### config.mk
export PLATFORM = sky130hd
export DESIGN_NAME = axi_to_apb_bridge
export DESIGN_NICKNAME = axi_to_apb_bridge
export VERILOG_FILES = /design/flow/design.v
export SDC_FILE = /design/flow/constraint.sdc
export NUM_CORES = 4
export LEC_CHECK = 0
export CAP_MARGIN = 0
export CELL_PAD_IN_SITES_DETAIL_PLACEMENT = 2
export CELL_PAD_IN_SITES_GLOBAL_PLACEMENT = 1
export CORE_MARGIN = 9
export CORE_UTILIZATION = 22
export PLACE_DENSITY_LB_ADDON = 0.04
export SETUP_SLACK_MARGIN = 0.22
export SLEW_MARGIN = 20
### constraint.sdc
create_clock -name core_clock -period 4.15 [get_ports {clk}]
set_input_delay 0.8300 -clock core_clock [delete_from_list [all_inputs] [get_ports {clk}]]
set_output_delay 0.8300 -clock core_clock [all_outputs]
set_load 0.01 [all_outputs]
### design.v
`timescale 1ns / 1ps
module axi_to_apb_bridge (
    input  logic        clk,
    input  logic        rst_n,
    input  logic [31:0] awaddr,
    input  logic        awvalid,
    output logic        awready,
    input  logic [31:0] wdata,
    input  logic        wvalid,
    output logic        wready,
    output logic        bvalid,
    input  logic        bready,
    output logic        PSEL,
    output logic        PENABLE,
    output logic        PWRITE,
    output logic [31:0] PADDR,
    output logic [31:0] PWDATA
);
    typedef enum logic [2:0] {IDLE, SETUP, ACCESS, WAIT_DONE} state_t;
    state_t state;
    logic [31:0] addr_reg;
    int burst_cnt;
    localparam int burst_len = 4;
    always_ff @(posedge clk or negedge rst_n) begin
        if (!rst_n) begin
            state     <= IDLE;
            awready   <= 0;
            wready    <= 0;
            bvalid    <= 0;
            PSEL      <= 0;
            PENABLE   <= 0;
            PWRITE    <= 0;
            PADDR     <= 0;
            PWDATA    <= 0;
            addr_reg  <= 0;
            burst_cnt <= 0;
        end else begin
            case (state)
                IDLE: begin
                    if (awvalid) begin
                        awready <= 1;
                    end
                    if (awvalid && awready) begin
                        addr_reg  <= awaddr;
                        burst_cnt <= 0;
                        awready   <= 0;
                        state     <= SETUP;
                    end
                end
                SETUP: begin
                    if (wvalid) begin
                        wready  <= 1;
                        PADDR   <= addr_reg;
                        PWDATA  <= wdata;
                        PWRITE  <= 1;
                        PSEL    <= 1;
                        state   <= ACCESS;
                    end
                end
                ACCESS: begin
                    wready  <= 0;
                    PENABLE <= 1;
                    state   <= WAIT_DONE;
                end
                WAIT_DONE: begin
                    PENABLE <= 0;
                    PSEL    <= 0;
                    PWRITE  <= 0;
                    burst_cnt <= burst_cnt + 1;
                    addr_reg  <= addr_reg + 4;
                    if (burst_cnt == burst_len - 1) begin
                        bvalid <= 1;
                        state  <= IDLE;
                    end else begin
                        state <= SETUP;
                    end
                end
            endcase
            if (bvalid && bready) begin
                bvalid <= 0;
                awready <= 1;
                burst_cnt  <= 0;
            end
        end
    end
endmodule
### run.sh
#!/bin/bash
# the make line also repeats each setting of config.mk as NAME=value (left out here)
make -C /OpenROAD-flow-scripts/flow DESIGN_CONFIG=/design/flow/config.mk WORK_HOME=/design/flow/orfs CLKGATE_MAP_FILE= finish
==> Changelog: implementation, run 1 <==
### Metrics

- Max incr delay on CP: 0.83 ns
- Drt wl/cell: 20.21 µm
- Synth Seq Share: 50.20%
- R2r setup slk: 1.76 ns
- XORs/XNORs by Area: 1.026%
- Post-synth top flop: dfrtp_1
- Tot Pwr: 6.300 mW
- Mapped Nets: 714
- Final setup fails: 0
- Tightest Pin Transition: 0.8913 ns
- Yosys cell types: 59
- Cts bufs inserted: 17
- Post-CTS Setup Repair Bufs: 0
- Pin count of the biggest net entering global routing: 101
- DP Wirelength: 16970 µm
- Vias per cell: 4.806
- Routability congestion estimate: 0.7312
- Switching power: 2.297 mW
- Synth Instances: 643
- Routed wire length: 23830 µm
- Buf+Inv Stages, Crit Path: 1
- Basic Gates by Area: 17.12%
- Status: finished clean
- Net Sw Frac: 36.45%
- Most frequent cells after synthesis: dfrtp_1 (136), mux2_2 (84), nand2_1 (65)
- Leak: 3.747 nW
- Top cell type's share of synthesized area: 49.82%
- Area leader, netlist: dfrtp_1
- Final WS setup: 1.321 ns
- GRT Total Usage: 12.76%
- Clock tree buffer depth: 2
- Share of flip-flops with an asynchronous set or reset: 100.0%
- Levels on crit path: 5
- Ports: 139
- Top logic family: simple AND/OR/NAND/NOR gates
- Drc violations: 0
- CTS clk-pin slew, worst paths: 0.07 ns
- First-pass GRT wire length: 38550 µm
- Die extent in x: 194.2 µm
- Clock net power: 1.53 mW
- Final Non-Filler Cells: 1179
- Core area: 30590 µm²
- Final Cell Area: 9199 µm²
- Setup TNS: 0 ns
- Reg2reg end: addr_reg[31]$_DFFE_PN0P_
- Highest-delay cell along the critical path: and3_1
- Flop+latch power: 2.36 mW
- VDD IR-drop max: 0.0002451 V
- Clk_skew: 0.01844 ns
- Routed vias: 5666
- Maxcap violations: 0
- Final ANT Viol Nets: 0
- Initial Util: 22.33%
- Compound Share, Synth: 11.28%
- Critical path type: input pin to flop
- Critical path origin: awvalid
- Mux share: 16.92%
- IO Port Bufs: 138
- Period minus WS final: 2.829 ns
- DP Area: 8594 µm²
- Most numerous cell in the Yosys netlist: dfrtp_1
- Root buf cell: clkbuf_16
- Yosys cell count: 643
- Yosys stat area: 6832 µm²
- Count of tool warnings: 27
- Yosys adder share: 0.3663%
- Diodes inserted: 0
- Main power group: combinational cells
- Final hold violation count: 0
- Syn avg cell area: 10.62 µm²
- H-tree levels: 4
- Comb. pwr: 2.41 mW
- Initial antenna violation count: 2
- Die ar.: 37720 µm²
- CP cell instances: clkdlybuf4s50_1 > a21bo_2 > and3_1 > a41oi_1 > a31oi_1
- Crit path capture type: flop
- Hold slack: 0.2880 ns
- Hold WC Path Type: input pin to asynchronous set/reset pin
- # resized after CTS: 0
- Nets: 841
- Dpl ws: 0.8716 ns
- Pins over their slew limit: 0
- Post-synth EDFFs: 0
- Worst-path maximum fanout: 22
- Hold buffer count at cts: 0
- Area growth syn-to-layout: 34.65%
- Fmax achieved: 353.4 MHz
- Clock share of power: 24.2%
- CP endpoint: burst_cnt[22]$_DFFE_PN0P_
- Crit path DAT: 3.16 ns
- Worst R2R Path Depth: 5
- TritonCTS clock tree: built
- Setup repair after global routing missed its margin: false
- Number of global-route vias before repair: 6398
- Mapped Area: 6832 µm²
- Cell Rows: 64
- Finished Core Util: 30.07%
- Total grt overflow: 0
- Sink Count: 137
- Reg area: 3431 µm²
- Fill cells: 3345
- Reg-to-reg critical path startpoint: addr_reg[4]$_DFFE_PN0P_
- Combinational share of power: 38.3%
- Startpoint Class: input pin
- Relative slew margins: 40.03%
- Drt first pass iters: 4
- Number of synthesis warnings: 1
- Drt initial violations: 280
- DIE HEIGHT: 194.2 µm
- Main area contributors: dfrtp_1 (50%), mux2_2 (14%), nand2_1 (3.6%)
- Gate Area: 3192 µm²
- Synth flops: 137
- Power Dens Cells: 684.9 nW/µm²
- Fin crit share: 68.18%
- Placed insts: 1146
- Seq pwr share: 37.5%
- Internal power: 4.004 mW
- WP data required: 4.48 ns
- Family with the most delay on the worst path: AND-OR/OR-AND gates
- Latency at later pin: 0.43 ns
[layer usage]
| metal | track usage (%) | routed length [µm] | share of wire [%] |
|---|---|---|---|
| met1 | 16.39 | 11270 | 47 |
| met2 | 19.62 | 10670 | 45 |
| met3 | 4.962 | 1617 | 6.8 |
| met4 | 3.187 | 240 | 1.0 |
| met5 | 0 | 27 | 0.11 |
[area by class of cell]
| cell class | instances | share of cell area, % |
|---|---|---|
| clock buffers | 18 | 4.774 |
| inverters | 11 | 0.4489 |
| flip-flops and latches | 137 | 37.30 |
| well taps | 396 | 5.386 |
| multi-input cells | 457 | 34.70 |
| clock inverters | 14 | 1.496 |
| repair buffers | 146 | 15.90 |
==> run 2, diff against run 1 <==
- CAP_MARGIN: 0 -> 20
- CELL_PAD_IN_SITES_DETAIL_PLACEMENT: 2 -> unset
- CELL_PAD_IN_SITES_GLOBAL_PLACEMENT: 1 -> unset
- CORE_MARGIN: 9 -> 2
- CORE_UTILIZATION: 22 -> 65
- PLACE_DENSITY_LB_ADDON: 0.04 -> unset
- SETUP_SLACK_MARGIN: 0.22 -> unset
- clock period: 4.15 -> 1.73 ns (I/O delays scaled with it)
==> run 2 against run 1 <==
Net effect: the flow now stops in clock tree synthesis; die size is 70% lower; area after synthesis unchanged; synthesized cell count unchanged.
==> Changelog: implementation, run 2 <==
## Implementation

- Most frequent cells after synthesis: dfrtp_1 (136), mux2_2 (84), nand2_1 (65)
- Error msg: [ERROR DPL-0033] detailed placement checks failed during check placement.
- Die ar.: 11350 µm²
- XORs/XNORs by Area: 1.026%
- Routability congestion estimate: 0.9107
- Cell Rows: 37
- Compound Share, Synth: 11.28%
- Yosys cell count: 643
- Post-synth EDFFs: 0
- Synth flops: 137
- Synth Instances: 643
- Last stage reached: clock tree synthesis
- Syn avg cell area: 10.62 µm²
- DIE HEIGHT: 106.5 µm
- Initial Util: 66.47%
- Main area contributors: dfrtp_1 (50%), mux2_2 (14%), nand2_1 (3.6%)
- Yosys cell types: 59
- Top cell type's share of synthesized area: 49.82%
- Top logic family: simple AND/OR/NAND/NOR gates
- IO Port Bufs: 138
- Post-synth top flop: dfrtp_1
- DP Wirelength: 15760 µm
- Basic Gates by Area: 17.12%
- Dpl ws: -0.4500 ns
- Synth Seq Share: 50.20%
- Status: stopped before the end
- Yosys adder share: 0.3663%
- Core area: 10280 µm²
- Mapped Area: 6832 µm²
- Die extent in x: 106.5 µm
- Mux share: 16.92%
- Most numerous cell in the Yosys netlist: dfrtp_1
- Share of flip-flops with an asynchronous set or reset: 100.0%
- DP Area: 9064 µm²
- Area leader, netlist: dfrtp_1
- Mapped Nets: 714
- Number of synthesis warnings: 1
- Ports: 139
- Yosys stat area: 6832 µm²
-- run 2: per-stage QoR --
step | setup TNS (ns) | instances | power, mW
after floorplan | 0 | 643 | 8.667
after detailed placement | -19.50 | 984 | 12.27
after global placement | -12.49 | 984 | 11.64
==> run 3, diff against run 2 <==
- ABC_AREA: unset -> 1
- CORE_UTILIZATION: 65 -> 72
- CTS_CLUSTER_DIAMETER: unset -> 370
- CTS_CLUSTER_SIZE: unset -> 95
- PLACE_DENSITY: unset -> 0.39
- clock period: 1.73 -> 1.82 ns (I/O delays scaled with it)
==> run 3 against run 2 <==
Net effect: the flow again stops in clock tree synthesis; die size is 4.1% lower; synthesized cell count increased by 58%; area after synthesis up 6.1%.
==> Changelog: implementation, run 3 <==
## Implementation

- Yosys stat area: 7246 µm²
- Routability congestion estimate: 0.9712
- Post-synth top flop: dfrtp_1
- Die extent in x: 104.3 µm
- Yosys cell types: 35
- Share of flip-flops with an asynchronous set or reset: 100.0%
- Compound Share, Synth: 8.323%
- DP Wirelength: 16400 µm
- Syn avg cell area: 7.118 µm²
- Cell Rows: 36
- Top cell type's share of synthesized area: 46.97%
- Main area contributors: dfrtp_1 (47%), nand2_1 (20%), nor2_1 (7.0%)
- Core area: 9774 µm²
- Status: stopped before the end
- Top logic family: simple AND/OR/NAND/NOR gates
- Basic Gates by Area: 36.61%
- Initial Util: 74.13%
- Ports: 139
- Yosys cell count: 1018
- Mux share: 0.1554%
- Most numerous cell in the Yosys netlist: nand2_1
- Synth Instances: 1018
- DP Area: 8890 µm²
- Placed insts: 1277
- DIE HEIGHT: 104.3 µm
- Area leader, netlist: dfrtp_1
- Die ar.: 10880 µm²
- Yosys adder share: 0.3454%
- Mapped Nets: 1089
- Post-synth EDFFs: 0
- Number of synthesis warnings: 1
- Synth Seq Share: 47.33%
- Error msg: [ERROR DPL-0033] detailed placement checks failed during check placement.
- IO Port Bufs: 138
- Synth flops: 137
- Last stage reached: clock tree synthesis
- XORs/XNORs by Area: 0.3626%
- Mapped Area: 7246 µm²
- Most frequent cells after synthesis: nand2_1 (387), dfrtp_1 (136), nor2_1 (136)
run 3: per-stage QoR:
step	total power [mW]	worst slack, ns	util (%)
after floorplan	7.432	0.4113	-
after global placement	9.760	-0.001786	90.95
after detailed placement	10.22	-0.04751	90.95
==> run 4, diff against run 3 <==
- ABC_AREA: 1 -> unset
- CELL_PAD_IN_SITES_GLOBAL_PLACEMENT: unset -> 0
- CORE_ASPECT_RATIO: unset -> 0.6
- CORE_UTILIZATION: 72 -> 33
- CTS_CLUSTER_DIAMETER: 370 -> unset
- CTS_CLUSTER_SIZE: 95 -> unset
- GPL_ROUTABILITY_DRIVEN: unset -> 0
- GPL_TIMING_DRIVEN: unset -> 1
- MIN_ROUTING_LAYER: unset -> met1
- PLACE_DENSITY: 0.39 -> unset
- PLACE_DENSITY_LB_ADDON: unset -> 0.25
- SETUP_SLACK_MARGIN: unset -> 0.01
- clock period: 1.82 -> 5.67 ns (I/O delays scaled with it)
==> run 4 against run 3 <==
Net effect: the run now finishes clean; die size rose by 100%; area after synthesis fell by 5.7%; synthesized cell count fell by 37%.
==> Changelog: implementation, run 4 <==
### Metrics

- Status: finished clean
- Worst-path maximum fanout: 28
- Total grt overflow: 0
- Number of global-route vias before repair: 5286
- GR met3 Demand/Resource: 6.965%
- Number of synthesis warnings: 1
- Area leader, netlist: dfrtp_1
- Clock tree buffer depth: 2
- Ports: 139
- # resized after CTS: 0
- Routed vias: 5512
- Initial Util: 33.87%
- Gate Area: 3192 µm²
- Reg2reg end: burst_cnt[11]$_DFFE_PN0P_
- Tot Pwr: 4.566 mW
- DIE HEIGHT: 115.5 µm
- Most frequent cells after synthesis: dfrtp_1 (136), mux2_2 (84), nand2_1 (65)
- Root buf cell: clkbuf_16
- Fmax achieved: 291.8 MHz
- Period minus WS final: 3.427 ns
- Die extent in x: 189.8 µm
- Levels on crit path: 6
- Final Cell Area: 9012 µm²
- Crit path capture type: flop
- Yosys adder share: 0.3663%
- VDD IR-drop max: 0.0002418 V
- Dpl ws: 1.817 ns
- Mapped Nets: 714
- Crit path DAT: 3.75 ns
- Fin crit share: 60.45%
- Clk_skew: 0.01208 ns
- Fill cells: 1898
- Switching power: 1.559 mW
- Mapped Area: 6832 µm²
- Maxcap violations: 0
- Buf+Inv Stages, Crit Path: 1
- Worst Hold Depth: 0
- Power Dens Cells: 506.6 nW/µm²
- Hold WC Path Type: flop to flop
- Hold buffer count at cts: 0
- Share of flip-flops with an asynchronous set or reset: 100.0%
- Yosys stat area: 6832 µm²
- Nets: 838
- GRT Total Usage: 17.75%
- Synth Seq Share: 50.20%
- Drc violations: 0
- Die ar.: 21910 µm²
- Cell Rows: 40
- Final hold violation count: 0
- Final Non-Filler Cells: 1052
- Drt first pass iters: 5
- IO Port Bufs: 138
- Basic Gates by Area: 17.12%
- Comb. pwr: 1.72 mW
- Tightest Pin Transition: 1.059 ns
- Drt wl/cell: 17.55 µm
- Highest-delay cell along the critical path: a311oi_1
- Combinational share of power: 37.6%
- Post-synth top flop: dfrtp_1
- WP data required: 6.00 ns
- CP endpoint: burst_cnt[11]$_DFFE_PN0P_
- Max incr delay on CP: 0.84 ns
- Area growth syn-to-layout: 31.92%
- Pin count of the biggest net entering global routing: 75
- Yosys cell types: 59
- Synth Instances: 643
- Relative slew margins: 28.73%
- XORs/XNORs by Area: 1.026%
- Post-CTS Setup Repair Bufs: 0
- Top cell type's share of synthesized area: 49.82%
- Vias per cell: 5.240
- Family with the most delay on the worst path: AND-OR/OR-AND gates
- CP cell instances: clkdlybuf4s50_1 > nand3_2 > a311oi_1 > nand2_1 > o2bb2ai_1 > a21o_1
- Setup repair after global routing missed its margin: false
- Hold slack: 0.4222 ns
- Flop+latch power: 1.72 mW
- Compound Share, Synth: 11.28%
- Worst R2R Path Depth: 5
- Placed insts: 1021
- Clock net power: 1.14 mW
- TritonCTS clock tree: built
- Yosys cell count: 643
- Syn avg cell area: 10.62 µm²
- Synth flops: 137
- Drt initial violations: 452
- DP Area: 8426 µm²
- First-pass GRT wire length: 29750 µm
- Finished Core Util: 44.68%
- Initial antenna violation count: 0
- Main area contributors: dfrtp_1 (50%), mux2_2 (14%), nand2_1 (3.6%)
- Setup TNS: 0 ns
- Leak: 3.737 nW
- Grt peak-use layer: met1
- CTS clk-pin slew, worst paths: 0.06 ns
- Reg-to-reg critical path startpoint: state[0]$_DFF_PN1_
- Most numerous cell in the Yosys netlist: dfrtp_1
- Critical path type: input pin to flop
- Mux share: 16.92%
- Core area: 20170 µm²
- Post-synth EDFFs: 0
- DP Wirelength: 12800 µm
- Seq pwr share: 37.6%
- Startpoint Class: input pin
- Routed wire length: 18460 µm
- Final WS setup: 2.243 ns
- Critical path origin: awvalid
- Sink Count: 137
- Cts bufs inserted: 17
- Net Sw Frac: 34.14%
- H-tree levels: 4
- Internal power: 3.007 mW
- Top logic family: simple AND/OR/NAND/NOR gates
- Reg area: 3431 µm²
- Clock share of power: 24.9%
- Latency at later pin: 0.44 ns
- Pins over their slew limit: 0
- Final ANT Viol Nets: 0
- Diodes inserted: 0
- Main power group: sequential cells
- R2r setup slk: 2.96 ns
- Final setup fails: 0
- GRT met2 Usage: 21.73%
- Hold Path End: state[3]$_DFF_PN0_
- Count of tool warnings: 26
- Hold Crit Start: state[1]$_DFF_PN0_
- Met1 Use GR: 27.79%
-- run 4: routing by layer --
metal  vias to the layer above  share of wire, %
li1                       2647                 -
met1                      2680                53
met2                       169                37
met3                        16               8.6
met4                         0               1.1
met5                         -                 0
-- run 4: area by class of cell --
type                       instances  share of cell area [%]
multi-input combinational        457                   35.42
clock inverter                     9                   1.361
tap                              273                   3.790
inverter                          11                  0.4581
sequential                       137                   38.07
clock buffer                      22                   5.151
timing repair buffer             143                   15.76
==> run 5, diff against run 4 <==
- CELL_PAD_IN_SITES_GLOBAL_PLACEMENT: 0 -> unset
- CORE_ASPECT_RATIO: 0.6 -> unset
- CORE_UTILIZATION: 33 -> 68
- CTS_CLUSTER_SIZE: unset -> 99
- GPL_ROUTABILITY_DRIVEN: 0 -> unset
- GPL_TIMING_DRIVEN: 1 -> unset
- MIN_ROUTING_LAYER: met1 -> unset
- PLACE_DENSITY_LB_ADDON: 0.25 -> unset
- SETUP_SLACK_MARGIN: 0.01 -> 1.9
- TNS_END_PERCENT: unset -> 15
- clock period: 5.67 -> 7.07 ns (I/O delays scaled with it)
==> run 5 against run 4 <==
Net effect: combinational power down 17%; non-clock buffer count decreased by 3; total power decreased by 17%; worst hold slack better by 0.027 ns; synthesized cell count is the same; cell count is 13% lower; final area shrank 2.0%; largest power group unchanged; highest routed layer unchanged.
==> Changelog: implementation, run 5 <==
### Metrics

- Final ANT Viol Nets: 0
- Drt wl/cell: 22.48 µm
- Worst R2R Path Depth: 4
- TritonCTS clock tree: built
- Gate Area: 3192 µm²
- Leak: 3.723 nW
- Top logic family: simple AND/OR/NAND/NOR gates
- Clk_skew: 0.009568 ns
- Mapped Area: 6832 µm²
- Reg2reg end: burst_cnt[27]$_DFFE_PN0P_
- Core area: 9774 µm²
- Fill cells: 392
- Comb. pwr: 1.42 mW
- Setup TNS: 0 ns
- Final Non-Filler Cells: 910
- Routed wire length: 20460 µm
- Power Dens Cells: 426.4 nW/µm²
- Internal power: 2.410 mW
- CP cell instances: clkdlybuf4s50_1 > a21bo_2 > nand3_1 > nand2_1 > o311ai_0 > o41ai_1
- Nets: 835
- WP data required: 7.49 ns
- Most frequent cells after synthesis: dfrtp_1 (136), mux2_2 (84), nand2_1 (65)
- Yosys stat area: 6832 µm²
- Switching power: 1.357 mW
- Mapped Nets: 714
- Area leader, netlist: dfrtp_1
- Levels on crit path: 6
- First-pass GRT wire length: 33310 µm
- Synth flops: 137
- Yosys cell types: 59
- Maxcap violations: 0
- Final hold violation count: 0
- Highest-delay cell along the critical path: a21bo_2
- Worst-path maximum fanout: 40
- Post-CTS Setup Repair Bufs: 0
- Routed vias: 6095
- Hold Crit Start: state[1]$_DFF_PN0_
- Buf+Inv Stages, Crit Path: 1
- # resized after CTS: 0
- Critical path type: input pin to flop
- Count of tool warnings: 28
- Die ar.: 10860 µm²
- Worst Hold Depth: 0
- Clock share of power: 24.2%
- Die extent in x: 104.2 µm
- Clock tree buffer depth: 2
- Post-synth top flop: dfrtp_1
- Reg-to-reg critical path startpoint: state[0]$_DFF_PN1_
- Number of global-route vias before repair: 6105
- Critical path origin: awvalid
- Routability congestion estimate: 0.8835
- Pin count of the biggest net entering global routing: 73
- Placed insts: 878
- Diodes inserted: 0
- Seq pwr share: 38.0%
- Yosys cell count: 643
- IO Port Bufs: 138
- GRT Total Usage: 39.03%
- Basic Gates by Area: 17.12%
- XORs/XNORs by Area: 1.026%
- CTS clk-pin slew, worst paths: 0.06 ns
- Share of flip-flops with an asynchronous set or reset: 100.0%
- Drt initial violations: 669
- Sink Count: 137
- Yosys adder share: 0.3663%
- DP Wirelength: 12400 µm
- Flop+latch power: 1.43 mW
- Final setup fails: 0
- Startpoint Class: input pin
- Period minus WS final: 3.818 ns
- H-tree levels: 4
- Latency at later pin: 0.54 ns
- Total grt overflow: 0
- Reg area: 3433 µm²
- Most numerous cell in the Yosys netlist: dfrtp_1
- Relative slew margins: 34.26%
- Main area contributors: dfrtp_1 (50%), mux2_2 (14%), nand2_1 (3.6%)
- CP endpoint: burst_cnt[27]$_DFFE_PN0P_
- Combinational share of power: 37.8%
- Synth Instances: 643
- Fmax achieved: 262.0 MHz
- Main power group: sequential cells
- Compound Share, Synth: 11.28%
- Ports: 139
- Number of synthesis warnings: 1
- Mux share: 16.92%
- VDD IR-drop max: 0.0003153 V
- Net Sw Frac: 36.03%
- Initial Util: 69.89%
- Hold buffer count at cts: 0
- Clock net power: 911 µW
- Top cell type's share of synthesized area: 49.82%
- Crit path DAT: 4.23 ns
- Pins over their slew limit: 0
- Cell Rows: 36
- Root buf cell: clkbuf_8
- Hold Path End: state[3]$_DFF_PN0_
- Crit path capture type: flop
- Hold WC Path Type: flop to flop
- Cts bufs inserted: 17
- Family with the most delay on the worst path: AND-OR/OR-AND gates
- Setup repair after global routing missed its margin: false
- Max incr delay on CP: 0.71 ns
- Tot Pwr: 3.767 mW
- Synth Seq Share: 50.20%
- Drt first pass iters: 6
- DIE HEIGHT: 104.2 µm
- Drc violations: 0
- Fin crit share: 54.00%
- R2r setup slk: 4.20 ns
- Tightest Pin Transition: 0.9771 ns
- Post-synth EDFFs: 0
- Status: finished clean
- Syn avg cell area: 10.62 µm²
- Initial antenna violation count: 0
- Vias per cell: 6.698
- Area growth syn-to-layout: 29.32%
run 5: final cells by class:
class	instances	area share, %
tap	133	1.884
clock buffer	21	5.198
timing repair buffer	140	15.82
multi-input combinational	457	36.13
inverter	11	0.4674
sequential	137	38.86
clock inverter	11	1.643
run 5: stage by stage:
stage / hold slack (ns) / utilization, % / cell area, µm² / worst slack [ns]
final: 0.4491 / 90.39 / 8835 / 3.252
after detailed placement: 0.4028 / 84.18 / 8228 / 2.862
after floorplan: 0.3895 / - / 6832 / 4.359
after global routing: 0.4623 / 90.39 / 8835 / 3.205
after CTS: 0.4327 / 90.36 / 8832 / 3.395
after global placement: 0.4025 / 84.18 / 8228 / 2.952
run 5: layer usage:
layer	track usage [%]	share of wire (%)	vias up	routed length (µm)
met1	50.83	38	3012	7811
met4	12.55	2.3	0	476
met2	63.67	50	410	10280
met3	11.09	9.2	60	1891
li1	-	-	2613	-
met5	0	0	-	0
==> run 6, diff against run 5 <==
- ABC_AREA: unset -> 0
- CAP_MARGIN: 20 -> 0
- CELL_PAD_IN_SITES_DETAIL_PLACEMENT: unset -> 1
- CELL_PAD_IN_SITES_GLOBAL_PLACEMENT: unset -> 3
- CORE_UTILIZATION: 68 -> 21
- CTS_CLUSTER_SIZE: 99 -> 68
- GPL_ROUTABILITY_DRIVEN: unset -> 1
- GPL_TIMING_DRIVEN: unset -> 1
- HOLD_SLACK_MARGIN: unset -> 0.28
- MAX_ROUTING_LAYER: unset -> met5
- MIN_ROUTING_LAYER: unset -> met2
- SETUP_SLACK_MARGIN: 1.9 -> unset
- SLEW_MARGIN: 20 -> 10
- TNS_END_PERCENT: 15 -> unset
- clock period: 7.07 -> 4.02 ns (I/O delays scaled with it)
==> run 6 against run 5 <==
Net effect: area after synthesis is the same; critical path depth is the same; largest cell class unchanged; sequential power grew 71%; still clean on timing, DRC and antenna; combinational power grew 73%; global-route usage shrank 19 points; final area grew 5.2%; utilization shrank 62 points; first-iteration DRC count shrank 2.7%; via count grew 25%; sequential share of layout area shrank 1.9 points.
==> Changelog: implementation, run 6 <==
### Metrics

- Clock tree buffer depth: 2
- Post-synth top flop: dfrtp_1
- Vias per cell: 6.226
- Mapped Area: 6832 µm²
- Area growth syn-to-layout: 36.03%
- # resized after CTS: 0
- Latency at later pin: 0.43 ns
- Max incr delay on CP: 0.91 ns
- Yosys cell count: 643
- Startpoint Class: input pin
- Mux share: 16.92%
- Top cell type's share of synthesized area: 49.82%
- WP data required: 4.38 ns
- Tot Pwr: 6.666 mW
- Cts bufs inserted: 17
- Final setup fails: 0
- Status: finished clean
- Final ANT Viol Nets: 0
- Initial antenna violation count: 0
- Most frequent cells after synthesis: dfrtp_1 (136), mux2_2 (84), nand2_1 (65)
- Routability congestion estimate: 0.7290
- Power Dens Cells: 717.3 nW/µm²
- Levels on crit path: 6
- CP endpoint: burst_cnt[11]$_DFFE_PN0P_
- Clock share of power: 26.5%
- Number of synthesis warnings: 1
- Die ar.: 33990 µm²
- Worst R2R Path Depth: 5
- CP cell instances: clkdlybuf4s50_1 > nand2_1 > a311oi_1 > nand2_1 > nor4b_1 > a21o_1
- Pin count of the biggest net entering global routing: 79
- Worst-path maximum fanout: 11
- Ports: 139
- Post-synth EDFFs: 0
- Initial Util: 21.16%
- Root buf cell: clkbuf_16
- Top logic family: simple AND/OR/NAND/NOR gates
- IO Port Bufs: 138
- Most numerous cell in the Yosys netlist: dfrtp_1
- Setup repair after global routing missed its margin: false
- First-pass GRT wire length: 34890 µm
- Relative slew margins: 34.76%
- Synth flops: 137
- Drt wl/cell: 18.24 µm
- TritonCTS clock tree: built
- H-tree levels: 4
- Syn avg cell area: 10.62 µm²
- Critical path type: input pin to flop
- Period minus WS final: 2.735 ns
- Basic Gates by Area: 17.12%
- Grt peak-use layer: met3
- Maxcap violations: 0
- Mapped Nets: 714
- Core area: 32290 µm²
- Crit path capture type: flop
- Yosys cell types: 59
- XORs/XNORs by Area: 1.026%
- Clk_skew: 0.01324 ns
- Count of tool warnings: 26
- Setup TNS: 0 ns
- Compound Share, Synth: 11.28%
- Fmax achieved: 365.6 MHz
- Total grt overflow: 0
- Hold buffer count at cts: 0
- Combinational share of power: 36.7%
- Pins over their slew limit: 0
- Share of flip-flops with an asynchronous set or reset: 100.0%
- Routed vias: 7614
- Flop+latch power: 2.45 mW
- Cell Rows: 66
- Comb. pwr: 2.45 mW
- DIE HEIGHT: 184.4 µm
- Seq pwr share: 36.8%
- Clock net power: 1.76 mW
- Synth Seq Share: 50.20%
- Reg2reg end: addr_reg[31]$_DFFE_PN0P_
- Yosys adder share: 0.3663%
- Nets: 838
- Drt initial violations: 651
- Area leader, netlist: dfrtp_1
- Routed wire length: 22310 µm
- Tightest Pin Transition: 0.9720 ns
- Main power group: sequential cells
- R2r setup slk: 1.55 ns
- Synth Instances: 643
- GRT met2 Usage: 24.78%
- Drt first pass iters: 5
- Family with the most delay on the worst path: AND-OR/OR-AND gates
- Sink Count: 137
- Crit-path most repeated cell: nand2_1
- VDD IR-drop max: 0.0002738 V
- Leak: 3.754 nW
- Met1 Use GR: 0%
- Reg-to-reg critical path startpoint: addr_reg[4]$_DFFE_PN0P_
- Main area contributors: dfrtp_1 (50%), mux2_2 (14%), nand2_1 (3.6%)
- Buf+Inv Stages, Crit Path: 1
- Internal power: 4.298 mW
- Switching power: 2.368 mW
- GRT Total Usage: 20.29%
- Drc violations: 0
- Fin crit share: 68.03%
- Crit path DAT: 3.09 ns
- Post-CTS Setup Repair Bufs: 0
- Highest-delay cell along the critical path: a311oi_1
- Yosys stat area: 6832 µm²
- CTS clk-pin slew, worst paths: 0.07 ns
- Hold WC Path Type: input pin to asynchronous set/reset pin
- Critical path origin: bready
- DP Wirelength: 15380 µm
- Number of global-route vias before repair: 8963
- Net Sw Frac: 35.52%
- Final hold violation count: 0
- Die extent in x: 184.4 µm
- GR met3 Demand/Resource: 26.97%
## run 6: final cells by class
type                       count  area, µm²
inverter                      11      41.29
fill                        3579      23000
tap                          442      553.0
clock inverter                15      215.2
multi-input combinational    457       3192
clock buffer                  17      425.4
antenna                        1      2.502
timing repair buffer         143       1433
sequential                   137       3431
## run 6: stage by stage
step | hold WS [ns] | std cells | setup slack (ns) | cell area, µm² | util, %
global placement | 0.4275 | 1190 | 0.9492 | 8650 | 26.79
CTS | 0.4548 | 1222 | 1.366 | 9290 | 28.77
floorplan | 0.3895 | 643 | 1.919 | 6832 | -
finish | 0.4125 | 1223 | 1.285 | 9293 | 28.78
detailed placement | 0.4369 | 1190 | 0.9173 | 8650 | 26.79
global route | 0.4922 | 1222 | 1.022 | 9290 | 28.77
## run 6: metal layers
| metal | routed length (µm) | vias to the layer above | part of all wire (%) |
|---|---|---|---|
| li1 | - | 2606 | - |
| met1 | 0 | 2787 | 0 |
| met2 | 12550 | 2120 | 56 |
| met3 | 9170 | 101 | 41 |
| met4 | 590 | 0 | 2.6 |
| met5 | 0 | - | 0 |
==> run 7, diff against run 6 <==
- ABC_AREA: 0 -> 1
- CAP_MARGIN: 0 -> 20
- CELL_PAD_IN_SITES_DETAIL_PLACEMENT: 1 -> unset
- CELL_PAD_IN_SITES_GLOBAL_PLACEMENT: 3 -> unset
- CORE_UTILIZATION: 21 -> 72
- CTS_CLUSTER_DIAMETER: unset -> 29
- CTS_CLUSTER_SIZE: 68 -> 72
- GPL_ROUTABILITY_DRIVEN: 1 -> unset
- GPL_TIMING_DRIVEN: 1 -> unset
- HOLD_SLACK_MARGIN: 0.28 -> unset
- MAX_ROUTING_LAYER: met5 -> unset
- MIN_ROUTING_LAYER: met2 -> unset
- PLACE_DENSITY_LB_ADDON: unset -> 0.11
- SETUP_SLACK_MARGIN: unset -> 0.27
- SLEW_MARGIN: 10 -> 20
- clock period: 4.02 -> 0.917 ns (I/O delays scaled with it)
==> run 7 against run 6 <==
Net effect: synthesized cell count rose by 58%; area after synthesis grew 6.1%; the run now fails in global placement; die size shrank 68%.
==> Changelog: implementation, run 7 <==
## Implementation

- DIE HEIGHT: 104.3 µm
- Die extent in x: 104.3 µm
- Mux share: 0.1554%
- Yosys stat area: 7246 µm²
- Ports: 139
- Post-synth EDFFs: 0
- Main area contributors: dfrtp_1 (47%), nand2_1 (20%), nor2_1 (7.0%)
- Error msg: [ERROR FLW-0024] Place density exceeds 1.0 (current PLACE_DENSITY_LB_ADDON =  0.11). Please check if the value of  PLACE_DENSITY_LB_ADDON is between 0 and 0.99.
- Mapped Nets: 1089
- Yosys cell count: 1018
- Synth flops: 137
- Die ar.: 10880 µm²
- Synth Instances: 1018
- Syn avg cell area: 7.118 µm²
- Status: stopped before the end
- Number of synthesis warnings: 1
- Most frequent cells after synthesis: nand2_1 (387), dfrtp_1 (136), nor2_1 (136)
- Last stage reached: global placement
- Post-synth top flop: dfrtp_1
- Synth Seq Share: 47.33%
- Yosys cell types: 35
- Area leader, netlist: dfrtp_1
- Top logic family: simple AND/OR/NAND/NOR gates
- Cell Rows: 36
- Initial Util: 74.13%
- Share of flip-flops with an asynchronous set or reset: 100.0%
- Top cell type's share of synthesized area: 46.97%
- Basic Gates by Area: 36.61%
- Core area: 9774 µm²
- Yosys adder share: 0.3454%
- Compound Share, Synth: 8.323%
- Mapped Area: 7246 µm²
- XORs/XNORs by Area: 0.3626%
- Most numerous cell in the Yosys netlist: nand2_1
==> run 8, diff against run 7 <==
- CAP_MARGIN: 20 -> 5
- CORE_UTILIZATION: 72 -> 70
- CTS_CLUSTER_DIAMETER: 29 -> 39
- CTS_CLUSTER_SIZE: 72 -> 49
- GPL_ROUTABILITY_DRIVEN: unset -> 0
- MAX_ROUTING_LAYER: unset -> met5
- MIN_ROUTING_LAYER: unset -> met1
- PLACE_DENSITY_LB_ADDON: 0.11 -> 0.28
- SETUP_SLACK_MARGIN: 0.27 -> 0.48
- SLEW_MARGIN: 20 -> 10
- clock period: 0.917 -> 2.4 ns (I/O delays scaled with it)
==> run 8 against run 7 <==
Net effect: area after synthesis unchanged; now clean on timing, DRC and antenna; die size increased by 2.8%; synthesized cell count unchanged.
==> Changelog: implementation, run 8 <==
### Metrics

- CP cell instances: nand2_1 > nor2_1 > nand2_1 > nor2_1 > nand2_1 > nand2_1 > nand3_1 > nand2_1 > nand2_1
- Clock share of power: 26.8%
- Post-synth top flop: dfrtp_1
- Count of tool warnings: 27
- Seq pwr share: 37.4%
- Reg-to-reg critical path startpoint: addr_reg[11]$_DFFE_PN0P_
- Drt initial violations: 2068
- Setup TNS: 0 ns
- Main area contributors: dfrtp_1 (47%), nand2_1 (20%), nor2_1 (7.0%)
- CTS clk-pin slew, worst paths: 0.06 ns
- Yosys adder share: 0.3454%
- Drt wl/cell: 21.50 µm
- Initial antenna violation count: 0
- Die extent in x: 105.7 µm
- Mapped Area: 7246 µm²
- Clock tree buffer depth: 2
- Startpoint Class: flop
- Pin count of the biggest net entering global routing: 95
- Final hold violation count: 0
- Maxcap violations: 0
- Routed vias: 8727
- Power Dens Cells: 1130 nW/µm²
- Diodes inserted: 0
- Share of flip-flops with an asynchronous set or reset: 100.0%
- Drc violations: 0
- Top cell type's share of synthesized area: 46.97%
- Levels on crit path: 9
- Initial Util: 71.14%
- WP data required: 2.85 ns
- Total grt overflow: 0
- Number of synthesis warnings: 1
- Hold WC Path Type: flop to flop
- Compound Share, Synth: 8.323%
- Pins over their slew limit: 0
- Final WS setup: 0.3150 ns
- Syn avg cell area: 7.118 µm²
- Highest-delay cell along the critical path: dfrtp_1
- Relative slew margins: 56.08%
- Net Sw Frac: 40.90%
- R2r setup slk: 0.31 ns
- Clock net power: 2.84 mW
- Number of global-route vias before repair: 8327
- Critical path type: flop to flop
- Most numerous cell in the Yosys netlist: nand2_1
- Final setup fails: 0
- Yosys stat area: 7246 µm²
- Status: finished clean
- DIE HEIGHT: 105.7 µm
- Synth flops: 137
- Routed wire length: 28050 µm
- TritonCTS clock tree: built
- Internal power: 6.260 mW
- Root buf cell: clkbuf_8
- Setup repair after global routing missed its margin: true
- Basic Gates by Area: 36.61%
- Flop+latch power: 3.96 mW
- GRT Total Usage: 48.83%
- Dpl ws: 0.3266 ns
- XORs/XNORs by Area: 0.3626%
- Worst R2R Path Depth: 9
- DP Wirelength: 14740 µm
- CP endpoint: addr_reg[24]$_DFFE_PN0P_
- Ports: 139
- Buf+Inv Stages, Crit Path: 0
- Family with the most delay on the worst path: simple AND/OR/NAND/NOR gates
- Main power group: sequential cells
- Cell Rows: 37
- Yosys cell count: 1018
- Period minus WS final: 2.085 ns
- Drt first pass iters: 14
- Sink Count: 137
- Mux share: 0.1554%
- Switching power: 4.333 mW
- Area growth syn-to-layout: 29.42%
- Core area: 10180 µm²
- Latency at later pin: 0.56 ns
- Die ar.: 11180 µm²
- Clk_skew: 0.008660 ns
- Fin crit share: 86.88%
- H-tree levels: 4
- Reg2reg end: addr_reg[24]$_DFFE_PN0P_
- Worst-path maximum fanout: 4
- Fmax achieved: 479.6 MHz
- Vias per cell: 6.687
- Crit-path most repeated cell: nand2_1
- Mapped Nets: 1089
- First-pass GRT wire length: 42170 µm
- Synth Seq Share: 47.33%
- VDD IR-drop max: 0.0008147 V
- Combinational share of power: 35.8%
- Nets: 1227
- Cts bufs inserted: 17
- Hold Crit Start: state[1]$_DFF_PN0_
- Max incr delay on CP: 0.43 ns
- Worst Hold Depth: 0
- Crit path capture type: flop
- Synth Instances: 1018
- Post-synth EDFFs: 0
- IO Port Bufs: 138
- Hold Path End: state[3]$_DFF_PN0_
- Comb. pwr: 3.79 mW
- Tightest Pin Transition: 0.6579 ns
- Top logic family: simple AND/OR/NAND/NOR gates
- Area leader, netlist: dfrtp_1
- Yosys cell types: 35
- Critical path origin: addr_reg[11]$_DFFE_PN0P_
- Crit path DAT: 2.54 ns
- Most frequent cells after synthesis: nand2_1 (387), dfrtp_1 (136), nor2_1 (136)
- Final ANT Viol Nets: 0
- Leak: 4.682 nW
[run 8: area by class of cell]
cell class,instances,area (µm²)
Clock buffer,18,427.9
Clock inverter,14,197.7
Fill cell,421,807.0
Inverter,92,347.8
Multi-Input combinational cell,758,3343
Sequential cell,137,3430
Tap cell,136,170.2
Timing Repair Buffer,150,1461
[run 8: metal layers]
layer,global-route usage (%),part of all wire [%],up-vias
met2,75.67,44,1024
met3,16.45,15,322
met1,59.03,33,3917
met5,0,0,-
met4,29.98,8.4,0
li1,-,-,3464
[run 8: per-stage QoR]
stage / hold slack (ns) / std cells / utilization, % / total power [mW] / area (µm²)
floorplan: 0.1844 / 1018 / - / 5.636 / 7246
global placement: 0.3942 / 1270 / 85.85 / 7.310 / 8743
detailed placement: 0.3894 / 1270 / 85.85 / 7.517 / 8743
CTS: 0.4077 / 1304 / 91.49 / 10.29 / 9318
global route: 0.4088 / 1305 / 92.08 / 10.96 / 9378
finish: 0.4112 / 1305 / 92.08 / 10.59 / 9378
[run 8: what timing repair did]
action	4_1_cts	5_1_grt
pin swaps	0	1
cloned	0	0
resized	58	19
hold endpoints to repair	43	0
hold buffers	1	0
endpoints found under the setup margin	58	24
buffers inserted	1	1
==> run 9, diff against run 8 <==
- CAP_MARGIN: 5 -> 30
- CORE_UTILIZATION: 70 -> 72
- CTS_CLUSTER_DIAMETER: 39 -> 45
- GPL_ROUTABILITY_DRIVEN: 0 -> 1
- PLACE_DENSITY_LB_ADDON: 0.28 -> 0.3
- SETUP_SLACK_MARGIN: 0.48 -> unset
- clock period: 2.4 -> 1.81 ns (I/O delays scaled with it)
==> run 9 against run 8 <==
Net effect: the flow now stops in global placement; synthesized cell count is the same; area after synthesis stayed put; die size shrank 2.7%.
==> Changelog: implementation, run 9 <==
## Implementation

- Main area contributors: dfrtp_1 (47%), nand2_1 (20%), nor2_1 (7.0%)
- Share of flip-flops with an asynchronous set or reset: 100.0%
- Post-synth top flop: dfrtp_1
- Number of synthesis warnings: 1
- Die ar.: 10880 µm²
- Core area: 9774 µm²
- Yosys cell count: 1018
- Post-synth EDFFs: 0
- Mapped Area: 7246 µm²
- Mux share: 0.1554%
- Most numerous cell in the Yosys netlist: nand2_1
- Area leader, netlist: dfrtp_1
- Error msg: [ERROR FLW-0024] Place density exceeds 1.0 (current PLACE_DENSITY_LB_ADDON =  0.3). Please check if the value of  PLACE_DENSITY_LB_ADDON is between 0 and 0.99.
- Top cell type's share of synthesized area: 46.97%
- DIE HEIGHT: 104.3 µm
- Syn avg cell area: 7.118 µm²
- Yosys adder share: 0.3454%
- Last stage reached: global placement
- Synth Seq Share: 47.33%
- Yosys cell types: 35
- Yosys stat area: 7246 µm²
- Top logic family: simple AND/OR/NAND/NOR gates
- Synth Instances: 1018
- Status: stopped before the end
- XORs/XNORs by Area: 0.3626%
- Mapped Nets: 1089
- Basic Gates by Area: 36.61%
- Initial Util: 74.13%
- Synth flops: 137
- Cell Rows: 36
- Ports: 139
- Die extent in x: 104.3 µm
- Compound Share, Synth: 8.323%
- Most frequent cells after synthesis: nand2_1 (387), dfrtp_1 (136), nor2_1 (136)
==> run 10, diff against run 9 <==
- ABC_AREA: 1 -> unset
- CAP_MARGIN: 30 -> 20
- CORE_UTILIZATION: 72 -> 52
- CTS_CLUSTER_DIAMETER: 45 -> unset
- CTS_CLUSTER_SIZE: 49 -> 100
- GPL_ROUTABILITY_DRIVEN: 1 -> unset
- MAX_ROUTING_LAYER: met5 -> unset
- MIN_ROUTING_LAYER: met1 -> unset
- PLACE_DENSITY_LB_ADDON: 0.3 -> unset
- SLEW_MARGIN: 10 -> 20
- clock period: 1.81 -> 4.15 ns (I/O delays scaled with it)
==> run 10 against run 9 <==
Net effect: now clean on timing, DRC and antenna; area after synthesis decreased by 5.7%; synthesized cell count is 37% lower; die size rose by 29%.
==> Changelog: implementation, run 10 <==
### Metrics

- Status: finished clean
- Clock net power: 1.38 mW
- Yosys cell count: 643
- Drt wl/cell: 18.04 µm
- Fin crit share: 64.16%
- Reg area: 3431 µm²
- Pin count of the biggest net entering global routing: 94
- R2r setup slk: 1.87 ns
- Synth flops: 137
- Critical path origin: awvalid
- Levels on crit path: 6
- Clock tree buffer depth: 2
- Area leader, netlist: dfrtp_1
- Worst Hold Depth: 0
- Die extent in x: 118.6 µm
- Sink Count: 137
- Worst-path maximum fanout: 12
- CP cell instances: clkdlybuf4s50_1 > nand3_2 > a311oi_1 > nand2_1 > nor4b_1 > a21o_1
- Hold WC Path Type: flop to flop
- TritonCTS clock tree: built
- Cts bufs inserted: 17
- Switching power: 2.073 mW
- Ports: 139
- Seq pwr share: 38.7%
- Net Sw Frac: 34.29%
- Reg2reg end: addr_reg[31]$_DFFE_PN0P_
- Top logic family: simple AND/OR/NAND/NOR gates
- Compound Share, Synth: 11.28%
- Number of synthesis warnings: 1
- Share of flip-flops with an asynchronous set or reset: 100.0%
- Setup TNS: 0 ns
- Mux share: 16.92%
- Syn avg cell area: 10.62 µm²
- Pins over their slew limit: 0
- Power Dens Cells: 684.2 nW/µm²
- Relative slew margins: 41.44%
- Root buf cell: clkbuf_16
- Initial antenna violation count: 0
- Setup repair after global routing missed its margin: false
- Comb. pwr: 2.33 mW
- Total grt overflow: 0
- Crit path DAT: 3.02 ns
- Reg-to-reg critical path startpoint: addr_reg[5]$_DFFE_PN0P_
- Post-synth EDFFs: 0
- Highest-delay cell along the critical path: a311oi_1
- Routed vias: 5669
- WP data required: 4.51 ns
- Placed insts: 921
- DIE HEIGHT: 118.6 µm
- Most numerous cell in the Yosys netlist: dfrtp_1
- Post-CTS Setup Repair Bufs: 0
- Main power group: sequential cells
- Hold Path End: state[3]$_DFF_PN0_
- Drc violations: 0
- Vias per cell: 5.955
- Tightest Pin Transition: 0.8784 ns
- VDD IR-drop max: 0.0004768 V
- Number of global-route vias before repair: 5643
- Count of tool warnings: 27
- Leak: 3.715 nW
- DP Area: 8307 µm²
- Basic Gates by Area: 17.12%
- Diodes inserted: 0
- Combinational share of power: 38.5%
- Clk_skew: 0.008069 ns
- CP endpoint: burst_cnt[11]$_DFFE_PN0P_
- Initial Util: 53.70%
- Post-synth top flop: dfrtp_1
- Latency at later pin: 0.42 ns
- Core area: 12720 µm²
- Family with the most delay on the worst path: AND-OR/OR-AND gates
- CTS clk-pin slew, worst paths: 0.06 ns
- GRT Total Usage: 25.86%
- Gate Area: 3192 µm²
- Crit path capture type: flop
- DP Wirelength: 11720 µm
- Fill cells: 1052
- Mapped Nets: 714
- Final ANT Viol Nets: 0
- Maxcap violations: 0
- Internal power: 3.973 mW
- Mapped Area: 6832 µm²
- Final Non-Filler Cells: 952
- Cell Rows: 41
- Final hold violation count: 0
- Max incr delay on CP: 0.68 ns
- Yosys stat area: 6832 µm²
- Synth Seq Share: 50.20%
- Critical path type: input pin to flop
- First-pass GRT wire length: 29080 µm
- Synth Instances: 643
- Worst R2R Path Depth: 5
- Main area contributors: dfrtp_1 (50%), mux2_2 (14%), nand2_1 (3.6%)
- Buf+Inv Stages, Crit Path: 1
- Hold buffer count at cts: 0
- Drt first pass iters: 5
- Clock share of power: 22.8%
- Routability congestion estimate: 0.8795
- Top cell type's share of synthesized area: 49.82%
- Final setup fails: 0
- Final Cell Area: 8837 µm²
- Yosys cell types: 59
- XORs/XNORs by Area: 1.026%
- Routed wire length: 17170 µm
- Startpoint Class: input pin
- Yosys adder share: 0.3663%
- H-tree levels: 4
- Most frequent cells after synthesis: dfrtp_1 (136), mux2_2 (84), nand2_1 (65)
- Area growth syn-to-layout: 29.36%
- IO Port Bufs: 138
- Period minus WS final: 2.663 ns
- Nets: 839
- # resized after CTS: 0
- Fmax achieved: 375.6 MHz
- Drt initial violations: 487
- Hold Crit Start: state[1]$_DFF_PN0_
- Flop+latch power: 2.34 mW
- Die ar.: 14070 µm²
-- run 10: per-stage QoR --
| step | utilization, % | worst slack (ns) | hold WS (ns) | power (mW) |
|---|---|---|---|---|
| detailed placement | 65.29 | 1.114 | 0.4257 | 4.681 |
| finish | 69.46 | 1.487 | 0.4356 | 6.046 |
| CTS | 69.46 | 1.542 | 0.4382 | 6.087 |
| floorplan | - | 2.023 | 0.3895 | 3.612 |
| global route | 69.46 | 1.313 | 0.4642 | 6.448 |
| global placement | 65.29 | 1.183 | 0.4212 | 4.593 |
-- run 10: final cells by class --
class,count,share of cell area [%]
sequential,137,38.82
inverter,11,0.4672
clock buffer,22,5.139
clock inverter,9,0.8637
multi-input combinational,457,36.12
timing repair buffer,144,16.15
tap,172,2.435
-- run 10: routing by layer --
metal / global-route usage, % / wire length, µm
met1: 35.67 / 7756
met3: 8.687 / 1249
met5: 0 / 0
met2: 39.22 / 8008
met4: 6.771 / 157
==> run 11, diff against run 10 <==
- ABC_AREA: unset -> 1
- CAP_MARGIN: 20 -> 25
- CELL_PAD_IN_SITES_DETAIL_PLACEMENT: unset -> 0
- CELL_PAD_IN_SITES_GLOBAL_PLACEMENT: unset -> 1
- CORE_ASPECT_RATIO: unset -> 1.29
- CORE_MARGIN: 2 -> 8
- CORE_UTILIZATION: 52 -> 55
- CTS_CLUSTER_DIAMETER: unset -> 144
- CTS_CLUSTER_SIZE: 100 -> 13
- GPL_ROUTABILITY_DRIVEN: unset -> 0
- GPL_TIMING_DRIVEN: unset -> 1
- MIN_ROUTING_LAYER: unset -> met1
- SETUP_SLACK_MARGIN: unset -> 0.34
- clock period: 4.15 -> 4.24 ns (I/O delays scaled with it)
==> run 11 against run 10 <==
Net effect: the run now fails in global placement; die size increased by 22%; area after synthesis rose by 6.1%; synthesized cell count rose by 58%.
==> Changelog: implementation, run 11 <==
## Implementation

- Status: stopped before the end
- Last stage reached: global placement
- Error msg: [ERROR GPL-0301] Utilization 102.799 % exceeds 100%.
- Most frequent cells after synthesis: nand2_1 (387), dfrtp_1 (136), nor2_1 (136)
- Yosys stat area: 7246 µm²
- Core area: 12880 µm²
- Initial Util: 56.26%
- Post-synth EDFFs: 0
- Top logic family: simple AND/OR/NAND/NOR gates
- Cell Rows: 47
- Mapped Area: 7246 µm²
- Most numerous cell in the Yosys netlist: nand2_1
- Mux share: 0.1554%
- XORs/XNORs by Area: 0.3626%
- Ports: 139
- Yosys adder share: 0.3454%
- Die ar.: 17130 µm²
- Die extent in x: 117.1 µm
- Yosys cell count: 1018
- Main area contributors: dfrtp_1 (47%), nand2_1 (20%), nor2_1 (7.0%)
- Area leader, netlist: dfrtp_1
- DIE HEIGHT: 146.4 µm
- Synth Seq Share: 47.33%
- Synth Instances: 1018
- Number of synthesis warnings: 1
- Yosys cell types: 35
- Top cell type's share of synthesized area: 46.97%
- Mapped Nets: 1089
- Syn avg cell area: 7.118 µm²
- Synth flops: 137
- Post-synth top flop: dfrtp_1
- Compound Share, Synth: 8.323%
- Share of flip-flops with an asynchronous set or reset: 100.0%
- Basic Gates by Area: 36.61%
==> run 12, diff against run 11 <==
- ABC_AREA: 1 -> unset
- CAP_MARGIN: 25 -> 20
- CELL_PAD_IN_SITES_DETAIL_PLACEMENT: 0 -> unset
- CELL_PAD_IN_SITES_GLOBAL_PLACEMENT: 1 -> unset
- CORE_ASPECT_RATIO: 1.29 -> unset
- CORE_MARGIN: 8 -> 2
- CORE_UTILIZATION: 55 -> 66
- CTS_CLUSTER_DIAMETER: 144 -> unset
- CTS_CLUSTER_SIZE: 13 -> 37
- GPL_ROUTABILITY_DRIVEN: 0 -> unset
- GPL_TIMING_DRIVEN: 1 -> unset
- HOLD_SLACK_MARGIN: unset -> 0.28
- MIN_ROUTING_LAYER: met1 -> unset
- SETUP_SLACK_MARGIN: 0.34 -> -0.2
- clock period: 4.24 -> 1.97 ns (I/O delays scaled with it)
==> run 12 against run 11 <==
Net effect: die size decreased by 35%; synthesized cell count decreased by 37%; area after synthesis down 5.7%; now fails the layout checks on negative setup slack.
==> Changelog: implementation, run 12 <==
### Metrics

- Routed vias: 6838
- Mux share: 16.92%
- GRT Total Usage: 46.29%
- Levels on crit path: 5
- Crit path DAT: 2.63 ns
- Fill cells: 382
- Initial Util: 67.08%
- Dpl ws: -0.1867 ns
- Fmax achieved: 452.1 MHz
- Post-synth top flop: dfrtp_1
- Period minus WS final: 2.212 ns
- Number of synthesis warnings: 1
- Top logic family: simple AND/OR/NAND/NOR gates
- Yosys adder share: 0.3663%
- Clock net power: 3.13 mW
- Count of tool warnings: 28
- Leak: 3.991 nW
- Nets: 887
- Latency at later pin: 0.55 ns
- Area growth syn-to-layout: 35.90%
- Power Dens Cells: 1524 nW/µm²
- Highest-delay cell along the critical path: nor4_1
- Basic Gates by Area: 17.12%
- Synth flops: 137
- Drt wl/cell: 26.19 µm
- Comb. pwr: 5.97 mW
- Gate Area: 3201 µm²
- Family with the most delay on the worst path: simple AND/OR/NAND/NOR gates
- Worst R2R Path Depth: 5
- Initial antenna violation count: 0
- Fin crit share: 112.3%
- Critical path origin: addr_reg[18]$_DFFE_PN0P_
- Routed wire length: 25270 µm
- Reg-to-reg critical path startpoint: addr_reg[18]$_DFFE_PN0P_
- First-pass GRT wire length: 38900 µm
- WP data required: 2.39 ns
- Tightest Pin Transition: 0.6655 ns
- Seq pwr share: 35.7%
- Drt first pass iters: 9
- Clock tree buffer depth: 2
- CTS clk-pin slew, worst paths: 0.07 ns
- Number of global-route vias before repair: 7024
- Yosys stat area: 6832 µm²
- CP cell instances: nand4_1 > nor4_1 > nand2_1 > mux2i_1 > a21oi_1
- Final WS setup: -0.2421 ns
- Maxcap violations: 0
- Vias per cell: 7.086
- Final setup fails: 18
- DP Area: 8702 µm²
- Clk_skew: 0.01258 ns
- XORs/XNORs by Area: 1.026%
- Buf+Inv Stages, Crit Path: 0
- Hold WC Path Type: input pin to asynchronous set/reset pin
- Area leader, netlist: dfrtp_1
- Grt peak-use layer: met2
- Tot Pwr: 14.15 mW
- Die ar.: 11180 µm²
- Routability congestion estimate: 0.8626
- Mapped Area: 6832 µm²
- Max incr delay on CP: 0.61 ns
- DIE HEIGHT: 105.7 µm
- Main area contributors: dfrtp_1 (50%), mux2_2 (14%), nand2_1 (3.6%)
- GRT met2 Usage: 75.81%
- Relative slew margins: 55.63%
- Compound Share, Synth: 11.28%
- Final ANT Viol Nets: 0
- Final hold violation count: 0
- Final Cell Area: 9284 µm²
- Fail Reasons: negative setup slack
- Mapped Nets: 714
- Post-CTS Setup Repair Bufs: 0
- Met1 Use GR: 54.23%
- Drc violations: 0
- Core area: 10180 µm²
- Combinational share of power: 42.2%
- Cts bufs inserted: 17
- Flop+latch power: 5.06 mW
- Drt initial violations: 968
- Worst-path maximum fanout: 7
- Net Sw Frac: 38.57%
- Yosys cell count: 643
- Die extent in x: 105.7 µm
- Ports: 139
- Post-synth EDFFs: 0
- Clock share of power: 22.1%
- Critical path type: flop to flop
- Sink Count: 137
- Most numerous cell in the Yosys netlist: dfrtp_1
- Yosys cell types: 59
- CP endpoint: addr_reg[27]$_DFFE_PN0P_
- Startpoint Class: flop
- Synth Instances: 643
- GR met3 Demand/Resource: 14.66%
- Syn avg cell area: 10.62 µm²
- Internal power: 8.694 mW
- Share of flip-flops with an asynchronous set or reset: 100.0%
- VDD IR-drop max: 0.001138 V
- DP Wirelength: 14120 µm
- Cell Rows: 37
- IO Port Bufs: 138
- H-tree levels: 4
- R2r setup slk: -0.24 ns
- Setup TNS: -1.330 ns
- TritonCTS clock tree: built
- Crit path capture type: flop
- Root buf cell: clkbuf_8
- Main power group: combinational cells
- Most frequent cells after synthesis: dfrtp_1 (136), mux2_2 (84), nand2_1 (65)
- Synth Seq Share: 50.20%
- Reg area: 3431 µm²
- Top cell type's share of synthesized area: 49.82%
- Reg2reg end: addr_reg[27]$_DFFE_PN0P_
- Pin count of the biggest net entering global routing: 45
- Diodes inserted: 0
- Status: finished with violations
- Switching power: 5.459 mW
- Total grt overflow: 0
- Pins over their slew limit: 0
[run 12: through the flow]
stage,cells,utilization [%],hold WS [ns]
6_report,965,91.15,0.3403
5_1_grt,965,91.15,0.3838
4_1_cts,965,91.07,0.3604
3_5_place_dp,932,85.44,0.3455
3_3_place_gp,932,85.44,0.3407
2_1_floorplan,643,-,0.09841
[run 12: area by class of cell]
| type | count | share of cell area [%] |
|---|---|---|
| Inverter | 11 | 0.4447 |
| Multi-Input combinational cell | 457 | 34.47 |
| Clock buffer | 20 | 4.798 |
| Clock inverter | 12 | 1.267 |
| Tap cell | 136 | 1.833 |
| Timing Repair Buffer | 192 | 20.23 |
| Sequential cell | 137 | 36.95 |
[run 12: timing repair]
| action | in CTS | in global routing |
|---|---|---|
| endpoints found under the setup margin | 0 | 3 |
| resized | 0 | 3 |
| endpoints found under the hold margin | 136 | 0 |
| hold buffers | 1 | 0 |
[run 12: per-layer routing]
layer	part of all wire, %	wire length, µm
met1	33	8419
met3	12	3075
met5	0	0
met4	6.3	1592
met2	48	12190
==> run 13, diff against run 12 <==
- ABC_AREA: unset -> 0
- CAP_MARGIN: 20 -> 0
- CELL_PAD_IN_SITES_DETAIL_PLACEMENT: unset -> 1
- CORE_UTILIZATION: 66 -> 61
- CTS_CLUSTER_SIZE: 37 -> 68
- GPL_ROUTABILITY_DRIVEN: unset -> 1
- GPL_TIMING_DRIVEN: unset -> 0
- MAX_ROUTING_LAYER: unset -> met4
- MIN_ROUTING_LAYER: unset -> met2
- SETUP_SLACK_MARGIN: -0.2 -> unset
- SLEW_MARGIN: 20 -> 5
- clock period: 1.97 -> 4.02 ns (I/O delays scaled with it)
==> run 13 against run 12 <==
Net effect: synthesized cell count did not move; die size rose by 7.9%; the flow now stops in detailed placement; area after synthesis did not move.
==> Changelog: implementation, run 13 <==
## Implementation

- Top cell type's share of synthesized area: 49.82%
- Number of synthesis warnings: 1
- Cell Rows: 38
- Most numerous cell in the Yosys netlist: dfrtp_1
- Top logic family: simple AND/OR/NAND/NOR gates
- Mapped Nets: 714
- Yosys cell types: 59
- Synth flops: 137
- Share of flip-flops with an asynchronous set or reset: 100.0%
- Synth Seq Share: 50.20%
- Core area: 10890 µm²
- Yosys adder share: 0.3663%
- XORs/XNORs by Area: 1.026%
- Die extent in x: 109.8 µm
- Status: stopped before the end
- Post-synth top flop: dfrtp_1
- Last stage reached: detailed placement
- Main area contributors: dfrtp_1 (50%), mux2_2 (14%), nand2_1 (3.6%)
- Mapped Area: 6832 µm²
- Post-synth EDFFs: 0
- Syn avg cell area: 10.62 µm²
- Most frequent cells after synthesis: dfrtp_1 (136), mux2_2 (84), nand2_1 (65)
- Compound Share, Synth: 11.28%
- Yosys cell count: 643
- Basic Gates by Area: 17.12%
- Yosys stat area: 6832 µm²
- Routability congestion estimate: 0.8917
- DIE HEIGHT: 109.8 µm
- Synth Instances: 643
- Initial Util: 62.74%
- Mux share: 16.92%
- Die ar.: 12060 µm²
- IO Port Bufs: 138
- Ports: 139
- Area leader, netlist: dfrtp_1
- Error msg: [ERROR DPL-0033] detailed placement checks failed during check placement.
==> run 13: per-stage QoR <==
step	TNS (ns)	cells	instance area [µm²]
2_1_floorplan	0	643	6832
3_3_place_gp	-432.26	921	8388
==> run 14, diff against run 13 <==
- ABC_AREA: 0 -> unset
- CAP_MARGIN: 0 -> 20
- CELL_PAD_IN_SITES_DETAIL_PLACEMENT: 1 -> unset
- CORE_UTILIZATION: 61 -> 66
- CTS_CLUSTER_SIZE: 68 -> 37
- GPL_ROUTABILITY_DRIVEN: 1 -> unset
- GPL_TIMING_DRIVEN: 0 -> unset
- HOLD_SLACK_MARGIN: 0.28 -> -0.04
- MAX_ROUTING_LAYER: met4 -> unset
- MIN_ROUTING_LAYER: met2 -> unset
- SLEW_MARGIN: 5 -> 20
- TNS_END_PERCENT: unset -> 5
- clock period: 4.02 -> 1.82 ns (I/O delays scaled with it)
==> run 14 against run 13 <==
Net effect: synthesized cell count unchanged; the run fails in global routing; area after synthesis unchanged; die size decreased by 7.3%.
==> Changelog: implementation, run 14 <==
## Implementation

- Synth Instances: 643
- Cell Rows: 37
- Mapped Area: 6832 µm²
- GRT Total Usage: 99.17%
- Sink Count: 137
- Mapped Nets: 714
- Area leader, netlist: dfrtp_1
- Post-synth EDFFs: 0
- Basic Gates by Area: 17.12%
- Post-synth top flop: dfrtp_1
- Yosys cell count: 643
- Yosys adder share: 0.3663%
- Compound Share, Synth: 11.28%
- Mux share: 16.92%
- Synth Seq Share: 50.20%
- XORs/XNORs by Area: 1.026%
- Yosys stat area: 6832 µm²
- Clock tree buffer depth: 2
- Synth flops: 137
- Core area: 10180 µm²
- Die extent in x: 105.7 µm
- Yosys cell types: 59
- H-tree levels: 4
- Share of flip-flops with an asynchronous set or reset: 100.0%
- Error msg: [ERROR GRT-0232] Routing congestion too high. Check the congestion heatmap in the GUI.
- Last stage reached: global routing
- Top cell type's share of synthesized area: 49.82%
- Most frequent cells after synthesis: dfrtp_1 (136), mux2_2 (84), nand2_1 (65)
- Main area contributors: dfrtp_1 (50%), mux2_2 (14%), nand2_1 (3.6%)
- Die ar.: 11180 µm²
- Total grt overflow: 709
- Most numerous cell in the Yosys netlist: dfrtp_1
- Status: stopped before the end
- Number of synthesis warnings: 1
- IO Port Bufs: 138
- Initial Util: 67.08%
- Ports: 139
- Top logic family: simple AND/OR/NAND/NOR gates
- Routability congestion estimate: 0.8697
- Cts bufs inserted: 17
- Root buf cell: clkbuf_8
- DP Wirelength: 15440 µm
- Syn avg cell area: 10.62 µm²
- DIE HEIGHT: 105.7 µm
- Dpl ws: -0.2287 ns
## run 14: metrics by stage
stage	std cells	TNS (ns)	cell area (µm²)
2_1_floorplan	643	0	6832
3_3_place_gp	967	-2.904	8965
3_5_place_dp	967	-8.309	8965
4_1_cts	1004	-0.1828	9633
## run 14: routing by layer
layer	overflow	track usage (%)
met5	2	44.76
met1	6	90.58
met4	230	113.5
met2	463	118.8
met3	8	83.24
## run 14: timing repair
| item | in CTS |
|---|---|
| hold buffers | 1 |
| pin swaps | 4 |
| hold endpoints to repair | 38 |
| setup endpoints to repair | 64 |
| setup buffers | 4 |
| gates resized | 66 |
Power is estimated from default activity; no workload was simulated.
